==> job 4563: inputs <==
// exponent_multiplier
module exponent_multiplier (
    i_clk, i_rst_n,
    i_load, i_start, i_select,
    i_A, i_B,
    o_done, led_select, o_P,
	seg_i_A_ten, seg_i_A_unit, 
	seg_i_B_ten, seg_i_B_unit, 
	seg_o_P_thousand, seg_o_P_hundred, seg_o_P_ten, seg_o_P_unit
);
    input wire i_clk, i_rst_n;
    input wire i_load, i_start, i_select;
    input [3:0] i_A, i_B;
    output reg o_done, led_select;
    output reg [29:0] o_P;
	output reg [6:0] seg_i_A_ten, seg_i_A_unit;
	output reg [6:0] seg_i_B_ten, seg_i_B_unit;
	output reg [6:0] seg_o_P_thousand, seg_o_P_hundred, seg_o_P_ten, seg_o_P_unit;
    parameter IDLE = 3'b000, LOAD = 3'b001, CALC = 3'b010, FINISH = 3'b011;
    reg [2:0] current_state;
    reg [3:0] reg_A, reg_B;
	reg [3:0] led_reg_A, led_reg_B;
    reg [19:0] reg_A_shift;
    reg [29:0] reg_P_exp;
    reg [7:0] reg_P_mul;
    reg [3:0] counter_exp;
    reg [2:0] index_bit_B;
    reg exp_done, mul_done;
    always @(posedge i_clk or negedge i_rst_n) begin
        if (!i_rst_n) begin
            reg_A <= 4'b0;
            reg_B <= 4'b0;
            reg_P_exp <= 30'b1;
            reg_P_mul <= 8'b0;
  ...
clock: 82.1 ns
lec_check: 0
cap_margin: 10
core_aspect_ratio: 0.68
core_margin: 8
core_utilization: 54
cts_cluster_diameter: 191
cts_cluster_size: 95
hold_slack_margin: 0.06
min_routing_layer: met1
setup_slack_margin: 3.94
slew_margin: 20
tns_end_percent: 25
run.sh (not shown) runs the stock make flow with config.mk's settings and CLKGATE_MAP_FILE=.
==> inputs of job 7814, as changes to job 4563 <==
- CAP_MARGIN: 10 -> 20
- CORE_ASPECT_RATIO: 0.68 -> unset
- CORE_MARGIN: 8 -> 2
- CORE_UTILIZATION: 54 -> 58
- CTS_CLUSTER_DIAMETER: 191 -> unset
- CTS_CLUSTER_SIZE: 95 -> unset
- HOLD_SLACK_MARGIN: 0.06 -> unset
- MIN_ROUTING_LAYER: met1 -> unset
- SETUP_SLACK_MARGIN: 3.94 -> unset
- TNS_END_PERCENT: 25 -> unset
==> flow/constraint.sdc (replaced) <==
create_clock -name core_clock -period 29.1 [get_ports {i_clk}]
set_input_delay 5.8200 -clock core_clock [delete_from_list [all_inputs] [get_ports {i_clk}]]
set_output_delay 5.8200 -clock core_clock [all_outputs]
set_load 0.01 [all_outputs]
==> summary of the runs <==
Job 7814 reached the layout checks and failed them: setup timing. Job 4563 ran to the end with no violations.
Of job 4563 and job 7814, job 4563 has the higher die area (gap 17%, measured against job 7814).
Between job 7814 and job 4563, the lower critical path depth is in job 4563 (gap 31).
In synthesized cell count, job 4563 and job 7814 do not differ.
Between job 7814 and job 4563, the lower final cell count is in job 4563 (gap about 30%, measured against job 4563).
Between job 4563 and job 7814, the lower count of clock-buffer cells in the layout is in job 7814 (gap 2).
Of job 4563 and job 7814, job 4563 has the higher register-to-register slack (gap 54000 ps).
Against job 7814, the clock skew of job 4563 is lower by 4.8 ps.
Against job 7814, the sequential share of layout area of job 4563 is higher by 2.0 points.


==> 12-13: inputs <==
exponent_multiplier again, from the RTL that the note above started with.
export LEC_CHECK = 0
export CAP_MARGIN = 25
export CELL_PAD_IN_SITES_GLOBAL_PLACEMENT = 1
export CORE_ASPECT_RATIO = 1.12
export CORE_MARGIN = 5
export CORE_UTILIZATION = 65
export CTS_CLUSTER_DIAMETER = 224
export GPL_TIMING_DRIVEN = 1
export MIN_ROUTING_LAYER = met1
export PLACE_DENSITY = 0.84
export SETUP_SLACK_MARGIN = 5.0
export SLEW_MARGIN = 10
export TNS_END_PERCENT = 25
create_clock -name core_clock -period 82.1 [get_ports {i_clk}]
==> 03-06: changes against 12-13 <==
Settings changed: CELL_PAD_IN_SITES_DETAIL_PLACEMENT set to 2, CORE_UTILIZATION 65 to 22, GPL_TIMING_DRIVEN 1 to 0, MAX_ROUTING_LAYER set to met4, PLACE_DENSITY 0.84 to not set, PLACE_DENSITY_LB_ADDON set to 0.01.
==> 02-07: changes against 12-13 <==
Settings changed: ABC_AREA set to 1, CAP_MARGIN 25 to 10, CELL_PAD_IN_SITES_GLOBAL_PLACEMENT 1 to not set, CORE_ASPECT_RATIO 1.12 to 0.91, CORE_MARGIN 5 to 2, CORE_UTILIZATION 65 to 66, CTS_CLUSTER_DIAMETER 224 to 227, CTS_CLUSTER_SIZE set to 90, GPL_TIMING_DRIVEN 1 to not set, MAX_ROUTING_LAYER set to met4, PLACE_DENSITY 0.84 to not set, SLEW_MARGIN 10 to 20.
==> flow/constraint.sdc (replaced) <==
create_clock -name core_clock -period 47.8 [get_ports {i_clk}]
set_input_delay 9.5600 -clock core_clock [delete_from_list [all_inputs] [get_ports {i_clk}]]
set_output_delay 9.5600 -clock core_clock [all_outputs]
set_load 0.01 [all_outputs]
==> 03-22: changes against 12-13 <==
Settings changed: ABC_AREA set to 1, CAP_MARGIN 25 to 20, CELL_PAD_IN_SITES_GLOBAL_PLACEMENT 1 to not set, CORE_ASPECT_RATIO 1.12 to not set, CORE_MARGIN 5 to 2, CORE_UTILIZATION 65 to 40, CTS_CLUSTER_DIAMETER 224 to not set, CTS_CLUSTER_SIZE set to 16, GPL_TIMING_DRIVEN 1 to not set, MIN_ROUTING_LAYER met1 to not set, PLACE_DENSITY 0.84 to 0.92, SETUP_SLACK_MARGIN 5.0 to not set, SLEW_MARGIN 10 to 20, TNS_END_PERCENT 25 to not set.
==> flow/constraint.sdc (replaced) <==
create_clock -name core_clock -period 50.0 [get_ports {i_clk}]
set_input_delay 10.0000 -clock core_clock [delete_from_list [all_inputs] [get_ports {i_clk}]]
set_output_delay 10.0000 -clock core_clock [all_outputs]
set_load 0.01 [all_outputs]
==> results.toml <==
# physical design summary
[status]
status = "timing/DRC/antenna clean"

[floorplan]
core_util_floorplan_pct = 22.13
std_cell_rows = 165
floorplan.die.width_um = 413.1

[synth]
ys_chip_area_sq_um = 40030
synthSimpleGateAreaFrac_pct = 32.46
netlist.top_cell.by_area = "xnor2_1"
syn-mean-instance-area_sq_um = 6.804
synth_sequential_area_ratio_pct = 6.695
synth-adder-area-share_pct = 6.664
synth.top_cells.by_area = "xnor2_1 7.5%, dfrtp_1 6.6%, nand2_1 5.9%"
synth-xor-area-share_pct = 10.21
ys_types = 155
post_synth_mux_area_share_pct = 3.376
post_synth_main_logic_family = "AND-OR/OR-AND gates"
synthesis.instances = 5883
Source of the figures above: 03-06

==> results.toml <==
# yosys + openroad results
[status]
status = "did not finish"
last-stage-reached = "global placement without I/O (3_1_place_gp_skip_io)"
toolErrorMsg = "[ERROR GPL-0301] Utilization 100.378 % exceeds 100%."

[synth]
synth-adder-area-share_pct = 6.664
synth_sequential_area_ratio_pct = 6.695
synth.top_cells.by_area = "xnor2_1 7.5%, dfrtp_1 6.6%, nand2_1 5.9%"
synth-xor-area-share_pct = 10.21
netlist.top_cell.by_area = "xnor2_1"
synthSimpleGateAreaFrac_pct = 32.46
ys_chip_area_sq_um = 40030
ys_types = 155
post_synth_mux_area_share_pct = 3.376
post_synth_main_logic_family = "AND-OR/OR-AND gates"
synthesis.instances = 5883
aoi_share_pct = 34.39
syn-mean-instance-area_sq_um = 6.804

[floorplan]
core_util_floorplan_pct = 65.47
std_cell_rows = 96
Source of the figures above: 12-13

==> results.toml <==
# yosys + openroad results
[status]
status = "did not finish"
last-stage-reached = "global routing (5_1_grt)"
toolErrorMsg = "[ERROR GRT-0232] Routing congestion too high. Check the congestion heatmap in the GUI."

[synth]
synthesis.instances = 7320
post_synth_mux_area_share_pct = 0.05577
synth-xor-area-share_pct = 4.499
syn-mean-instance-area_sq_um = 5.516
post_synth_main_logic_family = "simple AND/OR/NAND/NOR gates"
synthSimpleGateAreaFrac_pct = 59.54
synth.top_cells.by_area = "nand2_1 19%, inv_1 10%, nand3_1 8.6%"
synth-adder-area-share_pct = 5.559
ys_chip_area_sq_um = 40380

[floorplan]
floorplan.die.width_um = 321.7
std_cell_rows = 116
core_util_floorplan_pct = 40.32
Source of the figures above: 03-22

==> results.toml <==
# physical design summary
[status]
status = "complete, but fails checks"
layout.failed_checks = "setup timing"

[synth]
syn-mean-instance-area_sq_um = 5.516
post_synth_mux_area_share_pct = 0.05577
synth-xor-area-share_pct = 4.499
synth_sequential_area_ratio_pct = 6.637
netlist.top_cell.by_area = "nand2_1"
ys_chip_area_sq_um = 40380
synth-adder-area-share_pct = 5.559
ys_types = 96
post_synth_main_logic_family = "simple AND/OR/NAND/NOR gates"

[timing]
final-setup-viol-count = 7
timing.final.ws_setup_ns = -2.027

[floorplan]
std_cell_rows = 86
Source of the figures above: 02-07



==> 01-18: inputs <==
==> flow/design.v <==
module exponent_multiplier (
    i_clk, i_rst_n,
    i_load, i_start, i_select,
    i_A, i_B,
    o_done, led_select, o_P,
	seg_i_A_ten, seg_i_A_unit, 
	seg_i_B_ten, seg_i_B_unit, 
	seg_o_P_thousand, seg_o_P_hundred, seg_o_P_ten, seg_o_P_unit
);
    input wire i_clk, i_rst_n;
    input wire i_load, i_start, i_select;
    input [3:0] i_A, i_B;
    output reg o_done, led_select;
    output reg [29:0] o_P;
	output reg [6:0] seg_i_A_ten, seg_i_A_unit;
	output reg [6:0] seg_i_B_ten, seg_i_B_unit;
	output reg [6:0] seg_o_P_thousand, seg_o_P_hundred, seg_o_P_ten, seg_o_P_unit;
    parameter IDLE = 3'b000, LOAD = 3'b001, CALC = 3'b010, FINISH = 3'b011;
    reg [2:0] current_state;
    reg [3:0] reg_A, reg_B;
	reg [3:0] led_reg_A, led_reg_B;
    reg [19:0] reg_A_shift;
    reg [29:0] reg_P_exp;
    reg [7:0] reg_P_mul;
    reg [3:0] counter_exp;
    reg [2:0] index_bit_B;
    reg exp_done, mul_done;
    always @(posedge i_clk or negedge i_rst_n) begin
        if (!i_rst_n) begin
            reg_A <= 4'b0;
            reg_B <= 4'b0;
            reg_P_exp <= 30'b1;
            reg_P_mul <= 8'b0;
            reg_A_shift <= 20'b0;
			led_reg_A <= 4'b0;	
			led_reg_B <= 4'b0;	
            o_done <= 0;
			led_select <= 0;
            o_P <= 30'b0;
            counter_exp <= 4'b0;
            index_bit_B <= 3'b0;
            exp_done <= 0;
            mul_done <= 0;
            current_state <= IDLE;
        end
        else begin
            case (current_state)
                IDLE: begin
                    reg_A <= 4'b0;
                    reg_B <= 4'b0;
                    reg_P_exp <= 30'b1;
                    reg_P_mul <= 8'b0;
                    reg_A_shift <= 20'b0;
                    o_done <= 0;
					led_select <= 0;
                    o_P <= 30'b0;
                    counter_exp <= 4'b0;
                    index_bit_B <= 3'b0;
                    exp_done <= 0;
                    mul_done <= 0;
                    if (!i_load) begin 
                        reg_A <= i_A;
						led_reg_A <= i_A;
                        reg_B <= i_B;
						led_reg_B <= i_B;
                        reg_A_shift <= {16'b0, i_A};
                        current_state <= LOAD;
                    end                    
                end    
                LOAD: begin                    
                    current_state <= (!i_start) ? CALC : LOAD;
                end
                CALC: begin
                    if (i_start) begin
                        if (!exp_done) begin
                            if (counter_exp < reg_B) begin
                                reg_P_exp <= reg_P_exp * reg_A;
                                counter_exp <= counter_exp + 1;
                            end
                            else begin
                                exp_done <= 1;
                            end
                        end
                        if (!mul_done) begin
                            if (index_bit_B < 4) begin
                                if (reg_B[index_bit_B]) begin
                                    reg_P_mul <= reg_P_mul + reg_A_shift[7:0];
                                end
                                reg_A_shift <= reg_A_shift << 1;
                                index_bit_B <= index_bit_B + 1;
                            end
                            else begin
                                mul_done <= 1;
                            end
                        end
                        if (exp_done && mul_done) begin
                            current_state <= FINISH;
                        end
                    end
                end
                FINISH: begin
                    o_done <= 1;
                    led_select <= !i_select;
                    if (!i_select) begin
                        o_P <= reg_P_exp;
                    end
                    else if (i_select) begin
                        o_P <= {22'b0, reg_P_mul};
                    end
                    if (!i_start) begin
                        current_state <= IDLE;
                    end
                end
            endcase
        end
    end
	always @(*) begin                 
		case (led_reg_A % 10)
			4'd0: seg_i_A_unit = 7'b1000000;
			4'd1: seg_i_A_unit = 7'b1111001;
			4'd2: seg_i_A_unit = 7'b0100100;
			4'd3: seg_i_A_unit = 7'b0110000;
			4'd4: seg_i_A_unit = 7'b0011001;
			4'd5: seg_i_A_unit = 7'b0010010;
			4'd6: seg_i_A_unit = 7'b0000010;
			4'd7: seg_i_A_unit = 7'b1111000;
			4'd8: seg_i_A_unit = 7'b0000000;
			4'd9: seg_i_A_unit = 7'b0010000;
			default: seg_i_A_unit = 7'b1000000;
		endcase
		case (led_reg_A / 10)
			4'd0: seg_i_A_ten = 7'b1000000;
			4'd1: seg_i_A_ten = 7'b1111001;
			4'd2: seg_i_A_ten = 7'b0100100;
			4'd3: seg_i_A_ten = 7'b0110000;
			4'd4: seg_i_A_ten = 7'b0011001;
			4'd5: seg_i_A_ten = 7'b0010010;
			4'd6: seg_i_A_ten = 7'b0000010;
			4'd7: seg_i_A_ten = 7'b1111000;
			4'd8: seg_i_A_ten = 7'b0000000;
			4'd9: seg_i_A_ten = 7'b0010000;
			default: seg_i_A_ten = 7'b1000000;
		endcase
		case (led_reg_B % 10)
			4'd0: seg_i_B_unit = 7'b1000000;
			4'd1: seg_i_B_unit = 7'b1111001;
			4'd2: seg_i_B_unit = 7'b0100100;
			4'd3: seg_i_B_unit = 7'b0110000;
			4'd4: seg_i_B_unit = 7'b0011001;
			4'd5: seg_i_B_unit = 7'b0010010;
			4'd6: seg_i_B_unit = 7'b0000010;
			4'd7: seg_i_B_unit = 7'b1111000;
			4'd8: seg_i_B_unit = 7'b0000000;
			4'd9: seg_i_B_unit = 7'b0010000;
			default: seg_i_B_unit = 7'b1000000;
		endcase
		case (led_reg_B / 10)
			4'd0: seg_i_B_ten = 7'b1000000;
			4'd1: seg_i_B_ten = 7'b1111001;
			4'd2: seg_i_B_ten = 7'b0100100;
			4'd3: seg_i_B_ten = 7'b0110000;
			4'd4: seg_i_B_ten = 7'b0011001;
			4'd5: seg_i_B_ten = 7'b0010010;
			4'd6: seg_i_B_ten = 7'b0000010;
			4'd7: seg_i_B_ten = 7'b1111000;
			4'd8: seg_i_B_ten = 7'b0000000;
			4'd9: seg_i_B_ten = 7'b0010000;
			default: seg_i_B_ten = 7'b1000000;
		endcase
		case (o_P % 10)
			4'd0: seg_o_P_unit = 7'b1000000;
			4'd1: seg_o_P_unit = 7'b1111001;
			4'd2: seg_o_P_unit = 7'b0100100;
			4'd3: seg_o_P_unit = 7'b0110000;
			4'd4: seg_o_P_unit = 7'b0011001;
			4'd5: seg_o_P_unit = 7'b0010010;
			4'd6: seg_o_P_unit = 7'b0000010;
			4'd7: seg_o_P_unit = 7'b1111000;
			4'd8: seg_o_P_unit = 7'b0000000;
			4'd9: seg_o_P_unit = 7'b0010000;
			default: seg_o_P_unit = 7'b1000000;
		endcase
		case ((o_P / 10) % 10)
			4'd0: seg_o_P_ten = 7'b1000000;
			4'd1: seg_o_P_ten = 7'b1111001;
			4'd2: seg_o_P_ten = 7'b0100100;
			4'd3: seg_o_P_ten = 7'b0110000;
			4'd4: seg_o_P_ten = 7'b0011001;
			4'd5: seg_o_P_ten = 7'b0010010;
			4'd6: seg_o_P_ten = 7'b0000010;
			4'd7: seg_o_P_ten = 7'b1111000;
			4'd8: seg_o_P_ten = 7'b0000000;
			4'd9: seg_o_P_ten = 7'b0010000;
			default: seg_o_P_ten = 7'b1000000;
		endcase
		case ((o_P / 100) % 10)
			4'd0: seg_o_P_hundred = 7'b1000000;
			4'd1: seg_o_P_hundred = 7'b1111001;
			4'd2: seg_o_P_hundred = 7'b0100100;
			4'd3: seg_o_P_hundred = 7'b0110000;
			4'd4: seg_o_P_hundred = 7'b0011001;
			4'd5: seg_o_P_hundred = 7'b0010010;
			4'd6: seg_o_P_hundred = 7'b0000010;
			4'd7: seg_o_P_hundred = 7'b1111000;
			4'd8: seg_o_P_hundred = 7'b0000000;
			4'd9: seg_o_P_hundred = 7'b0010000;
			default: seg_o_P_hundred = 7'b1000000;
		endcase
		case ((o_P / 1000) % 10)
			4'd0: seg_o_P_thousand = 7'b1000000;
			4'd1: seg_o_P_thousand = 7'b1111001;
			4'd2: seg_o_P_thousand = 7'b0100100;
			4'd3: seg_o_P_thousand = 7'b0110000;
			4'd4: seg_o_P_thousand = 7'b0011001;
			4'd5: seg_o_P_thousand = 7'b0010010;
			4'd6: seg_o_P_thousand = 7'b0000010;
			4'd7: seg_o_P_thousand = 7'b1111000;
			4'd8: seg_o_P_thousand = 7'b0000000;
			4'd9: seg_o_P_thousand = 7'b0010000;
			default: seg_o_P_thousand = 7'b1000000;		
		endcase
    end
endmodule
==> flow/run.sh <==
#!/bin/bash
# the make line also repeats each setting of config.mk as NAME=value (left out here)
make -C /OpenROAD-flow-scripts/flow DESIGN_CONFIG=/design/flow/config.mk WORK_HOME=/design/flow/orfs CLKGATE_MAP_FILE= finish
==> flow/config.mk <==
export PLATFORM = sky130hd
export DESIGN_NAME = exponent_multiplier
export DESIGN_NICKNAME = exponent_multiplier
export VERILOG_FILES = /design/flow/design.v
export SDC_FILE = /design/flow/constraint.sdc
export NUM_CORES = 4
export LEC_CHECK = 0
export ABC_AREA = 1
export CAP_MARGIN = 20
export CORE_MARGIN = 2
export CORE_UTILIZATION = 72
export CTS_CLUSTER_DIAMETER = 282
export CTS_CLUSTER_SIZE = 10
export PLACE_DENSITY = 0.38
export SETUP_SLACK_MARGIN = 2.54
export SLEW_MARGIN = 20
==> flow/constraint.sdc <==
create_clock -name core_clock -period 12.3 [get_ports {i_clk}]
set_input_delay 2.4600 -clock core_clock [delete_from_list [all_inputs] [get_ports {i_clk}]]
set_output_delay 2.4600 -clock core_clock [all_outputs]
set_load 0.01 [all_outputs]
==> inputs of 07-15, as changes to 01-18 <==
- ABC_AREA: 1 -> default
- CTS_CLUSTER_DIAMETER: 282 -> 227
- CTS_CLUSTER_SIZE: 10 -> 32
- PLACE_DENSITY: 0.38 -> default
- SETUP_SLACK_MARGIN: 2.54 -> default
- TNS_END_PERCENT: default -> 5
==> flow/constraint.sdc (replaced) <==
create_clock -name core_clock -period 40.9 [get_ports {i_clk}]
set_input_delay 8.1800 -clock core_clock [delete_from_list [all_inputs] [get_ports {i_clk}]]
set_output_delay 8.1800 -clock core_clock [all_outputs]
set_load 0.01 [all_outputs]
==> notes <==
- 01-18 did not get past detailed placement. 07-15 aborted during global routing with GRT-0232.
- Of 07-15 and 01-18, 01-18 has the higher synthesized area (gap 0.87%, measured against 01-18).
- Against 01-18, the die area of 07-15 is lower by about 0.9%.
- Between 07-15 and 01-18, the lower synthesized cell count is in 07-15 (gap 20%, measured against 01-18).
